==> flow/design.v <==
`timescale 1ns/100ps
module mult_stage( input clock, reset, start, nuke, 
		   input [63:0] product_in, mplier_in, mcand_in,
		   output logic done,
		   output logic [63:0] product_out, mplier_out, mcand_out
		  );
	logic [63:0] prod_in_reg, partial_prod_reg;
	logic [63:0] partial_product, next_mplier, next_mcand;
	assign product_out = prod_in_reg + partial_prod_reg;
	assign partial_product = mplier_in[7:0] * mcand_in;
	assign next_mplier = {8'b0,mplier_in[63:8]};
	assign next_mcand = {mcand_in[55:0],8'b0};
	always_ff @(posedge clock) begin
		prod_in_reg      <= product_in;
		partial_prod_reg <= partial_product;
		mplier_out       <= next_mplier;
		mcand_out        <= next_mcand;
	end
	always_ff @(posedge clock) begin
		if(reset)
			done <= 1'b0;
		else if(nuke)
			done <= 1'b0;
		else
			done <= start;
	end
endmodule
`timescale 1ns/100ps
module mult(	input clock, reset, nuke, 
		input [63:0] mcand, mplier,
		input start,
		output [63:0] product,
		output done
	   );
  	logic [63:0] mcand_out, mplier_out;
  	logic [(7*64)-1:0] internal_products, internal_mcands, internal_mpliers;
  	logic [6:0] internal_dones;
	mult_stage mstage [7:0]  (
		.clock(clock),
		.reset(reset),
		.nuke(nuke), 
		.product_in({internal_products,64'h0}),
		.mplier_in({internal_mpliers,mplier}),
		.mcand_in({internal_mcands,mcand}),
		.start({internal_dones,start}),
		.product_out({product,internal_products}),
		.mplier_out({mplier_out,internal_mpliers}),
		.mcand_out({mcand_out,internal_mcands}),
		.done({done,internal_dones})
	);
endmodule
Settings: LEC_CHECK=0, ABC_AREA=0, CAP_MARGIN=35, CORE_ASPECT_RATIO=1.63, CORE_MARGIN=7, CORE_UTILIZATION=18, CTS_CLUSTER_SIZE=16, GPL_ROUTABILITY_DRIVEN=0, GPL_TIMING_DRIVEN=0, MIN_ROUTING_LAYER=met2, PLACE_DENSITY=0.39, SETUP_SLACK_MARGIN=0.13, SLEW_MARGIN=20; clock period 4.87 ns.
run.sh (not shown) runs the stock make flow with config.mk's settings and CLKGATE_MAP_FILE=.
The baseline finished but failed the layout checks on negative setup slack.
Next try:
- ABC_AREA: 0 -> default
- CAP_MARGIN: 35 -> 20
- CORE_ASPECT_RATIO: 1.63 -> default
- CORE_MARGIN: 7 -> 2
- CORE_UTILIZATION: 18 -> 40
- CTS_CLUSTER_SIZE: 16 -> default
- GPL_ROUTABILITY_DRIVEN: 0 -> default
- GPL_TIMING_DRIVEN: 0 -> default
- MIN_ROUTING_LAYER: met2 -> default
- PLACE_DENSITY: 0.39 -> default
- SETUP_SLACK_MARGIN: 0.13 -> default
- clock period: 4.87 -> 7.0 ns (I/O delays scaled with it)
Effect: With this change the flow ran to the end with no violations; via count drops by 29%; power came out lower by 40%; synthesized area does not change.
Next try:
- ABC_AREA: default -> 1
- CORE_ASPECT_RATIO: default -> 0.5
- CORE_UTILIZATION: 40 -> 72
- CTS_CLUSTER_DIAMETER: default -> 397
- CTS_CLUSTER_SIZE: default -> 100
- PLACE_DENSITY: default -> 0.38
- clock period: 7.0 -> 4.39 ns (I/O delays scaled with it)
Outcome: With this change the flow did not get past global routing (5_1_grt) on GRT-0116; synthesized area grows by about 18%; die area goes down by 34%; synthesized cell count went up by 64%.
Next try:
- CORE_ASPECT_RATIO: 0.5 -> default
- CTS_CLUSTER_DIAMETER: 397 -> 230
- CTS_CLUSTER_SIZE: 100 -> 22
- PLACE_DENSITY: 0.38 -> default
- PLACE_DENSITY_LB_ADDON: default -> 0.03
- SETUP_SLACK_MARGIN: default -> 0.93
- clock period: 4.39 -> 3.72 ns (I/O delays scaled with it)
The new run failed in global routing (5_1_grt).
Synthesized cell count stays the same.
Die area hardly moves.
Area after synthesis does not change.


Setup of job 1581:
// mult: RTL as listed in full above, without the edits since
==> flow/config.mk <==
export PLATFORM = sky130hd
export DESIGN_NAME = mult
export DESIGN_NICKNAME = mult
export VERILOG_FILES = /design/flow/design.v
export SDC_FILE = /design/flow/constraint.sdc
export NUM_CORES = 4
export LEC_CHECK = 0
export CAP_MARGIN = 20
export CORE_MARGIN = 2
export CORE_UTILIZATION = 17
export SLEW_MARGIN = 20
==> flow/constraint.sdc <==
create_clock -name core_clock -period 6.66 [get_ports {clock}]
set_input_delay 1.3320 -clock core_clock [delete_from_list [all_inputs] [get_ports {clock}]]
set_output_delay 1.3320 -clock core_clock [all_outputs]
set_load 0.01 [all_outputs]
No stage failed in job 1581, and the final checks on the layout all came back clean.
--- input diff job 1581..job 5523 ---
--- a/flow/config.mk
+++ b/flow/config.mk
@@ -7,5 +7,10 @@
 export LEC_CHECK = 0
+export ABC_AREA = 1
 export CAP_MARGIN = 20
 export CORE_MARGIN = 2
-export CORE_UTILIZATION = 17
+export CORE_UTILIZATION = 72
+export CTS_CLUSTER_DIAMETER = 389
+export CTS_CLUSTER_SIZE = 99
+export SETUP_SLACK_MARGIN = 0.93
 export SLEW_MARGIN = 20
+export TNS_END_PERCENT = 5
==> flow/constraint.sdc <==
create_clock -name core_clock -period 3.92 [get_ports {clock}]
set_input_delay 0.7840 -clock core_clock [delete_from_list [all_inputs] [get_ports {clock}]]
set_output_delay 0.7840 -clock core_clock [all_outputs]
set_load 0.01 [all_outputs]
### Flow results
Job 5523 is listed as incomplete: the tool reported an error in global routing and the run ended there. Between job 5523 and job 1581, the port buffer count does not differ in any meaningful way. Row number of buffers inserted to repair setup after CTS: job 5523 higher / job 1581 lower. [compare] base=job 1581 new=job 5523: count of library flops with an enable pin flat; sequential cell area fraction in the yosys report down 3.9 points. What job 1581 reported for synthesized instance count has to be multiplied by 1.6 to get the figure for job 5523. Looking at area after synthesis across job 5523 and job 1581, the one that comes out lower is job 1581.
Input changes introduced in job 7438 (baseline for comparison: job 5523):
--- a/flow/config.mk
+++ b/flow/config.mk
@@ -7,3 +7,2 @@
 export LEC_CHECK = 0
-export ABC_AREA = 1
 export CAP_MARGIN = 20
@@ -11,6 +10,4 @@
 export CORE_UTILIZATION = 72
-export CTS_CLUSTER_DIAMETER = 389
-export CTS_CLUSTER_SIZE = 99
-export SETUP_SLACK_MARGIN = 0.93
+export CTS_CLUSTER_SIZE = 15
+export PLACE_DENSITY_LB_ADDON = 0.01
 export SLEW_MARGIN = 20
-export TNS_END_PERCENT = 5
==> flow/constraint.sdc <==
create_clock -name core_clock -period 5.49 [get_ports {clock}]
set_input_delay 1.0980 -clock core_clock [delete_from_list [all_inputs] [get_ports {clock}]]
set_output_delay 1.0980 -clock core_clock [all_outputs]
set_load 0.01 [all_outputs]
==> results <==
Between job 5523 and job 7438, adder-cell area share of the yosys netlist increased. Taking job 5523 as 1.0, job 7438 lands at 0.847 on chip area in the Yosys report. Die height (job 7438 vs. job 5523) decreases by a little under 10%. Job 5523 | ERROR | global routing. [job 7438] flow finished | final checks: failed | reasons: setup timing. Taking job 5523 as the reference, in job 7438 average footprint of a synthesized cell +about 40%, core utilization before placement higher, placed instance area decreased 0.022 mm².
Setup changes, job 7438 to job 6030
--- a/flow/config.mk
+++ b/flow/config.mk
@@ -7,2 +7,3 @@
 export LEC_CHECK = 0
+export ABC_AREA = 1
 export CAP_MARGIN = 20
@@ -10,4 +11,7 @@
 export CORE_UTILIZATION = 72
-export CTS_CLUSTER_SIZE = 15
-export PLACE_DENSITY_LB_ADDON = 0.01
+export CTS_CLUSTER_DIAMETER = 230
+export CTS_CLUSTER_SIZE = 22
+export HOLD_SLACK_MARGIN = 0.3
+export PLACE_DENSITY_LB_ADDON = 0.03
+export SETUP_SLACK_MARGIN = 1.11
 export SLEW_MARGIN = 20
==> flow/constraint.sdc <==
create_clock -name core_clock -period 3.72 [get_ports {clock}]
set_input_delay 0.7440 -clock core_clock [delete_from_list [all_inputs] [get_ports {clock}]]
set_output_delay 0.7440 -clock core_clock [all_outputs]
set_load 0.01 [all_outputs]
Job 6030 never completed; the flow aborted with a tool error in global routing.
On number of buffers inserted to repair setup after CTS: between job 6030 and job 7438, it ends up lower for job 7438.
Re synthesized cell count: job 7438 was lower than job 6030.
Note that the Yosys chip area recorded for job 7438 amounts to 0.847 times the value seen in job 6030.
Job 6030 vs job 7438: weighted congestion at the end of routability-driven global placement up by more than 10%
Comparing job 6030 with job 7438, the area fraction in mux cells came out essentially unchanged.
Total standard cell area after synthesis (job 6030 vs. job 7438) increases by more than 10%
Between job 7438 and job 6030, the flow reports post-synth net total increasing by more than half.
Going from job 7438 to job 6030, total of hold buffers inserted after clock tree synthesis grows by 1.
Input changes introduced in job 2540 (baseline for comparison: job 6030):
==> flow/config.mk <==
export PLATFORM = sky130hd
export DESIGN_NAME = mult
export DESIGN_NICKNAME = mult
export VERILOG_FILES = /design/flow/design.v
export SDC_FILE = /design/flow/constraint.sdc
export NUM_CORES = 4
export LEC_CHECK = 0
export CAP_MARGIN = 20
export CORE_MARGIN = 2
export CORE_UTILIZATION = 60
export CTS_CLUSTER_SIZE = 100
export SLEW_MARGIN = 20
==> flow/constraint.sdc <==
create_clock -name core_clock -period 3.58 [get_ports {clock}]
set_input_delay 0.7160 -clock core_clock [delete_from_list [all_inputs] [get_ports {clock}]]
set_output_delay 0.7160 -clock core_clock [all_outputs]
set_load 0.01 [all_outputs]
--- outcome ---
Job 2540 finished all stages; layout check result: FAIL, due to antenna rules, setup timing.
Job 2540 vs job 6030 on count of instantiated cells in the yosys netlist: job 2540 is the lower one.
Synthesized area per cell for job 2540: 39% up relative to job 6030
Summary: die size, job 2540 worse than job 6030
Width of the chip, job 2540 vs job 6030: up slightly
Job 6030 → job 2540: parity-gate share of the synthesized area counting xor and xnor cells higher, count of H-tree levels built during CTS higher, fraction of the yosys area taken by sequential cells higher.
On area fraction in full adders, half adders and majority gates, the higher figure sits with job 2540, not job 6030.
Going from job 6030 to job 2540, die boundary height grows by about 0.8%.
Post-detailed-placement cell area in job 2540 is 0.019 mm² below job 6030.
### job 2540 -> job 5498
--- a/flow/config.mk
+++ b/flow/config.mk
@@ -7,6 +7,6 @@
 export LEC_CHECK = 0
-export CAP_MARGIN = 20
+export CAP_MARGIN = 30
 export CORE_MARGIN = 2
-export CORE_UTILIZATION = 60
-export CTS_CLUSTER_SIZE = 100
+export CORE_UTILIZATION = 40
+export SETUP_SLACK_MARGIN = 0.36
 export SLEW_MARGIN = 20
==> flow/constraint.sdc <==
create_clock -name core_clock -period 7.0 [get_ports {clock}]
set_input_delay 1.4000 -clock core_clock [delete_from_list [all_inputs] [get_ports {clock}]]
set_output_delay 1.4000 -clock core_clock [all_outputs]
set_load 0.01 [all_outputs]
Results
As of job 5498, number of nets in the layout had fallen by more than 10% compared to job 2540. Looking at global-route wire length before repair, job 5498 sits about 8% lower than job 2540 does. Job 5498 was carried through to the last stage, and its layout satisfied the timing, DRC and antenna checks. [compare] base=job 2540 new=job 5498: met2 wire length fell by about 16%, global-route total usage across every layer fell by 13 points, number of placed cells counting well taps fell by 1.2%.
Power and IR drop assume default switching activity.
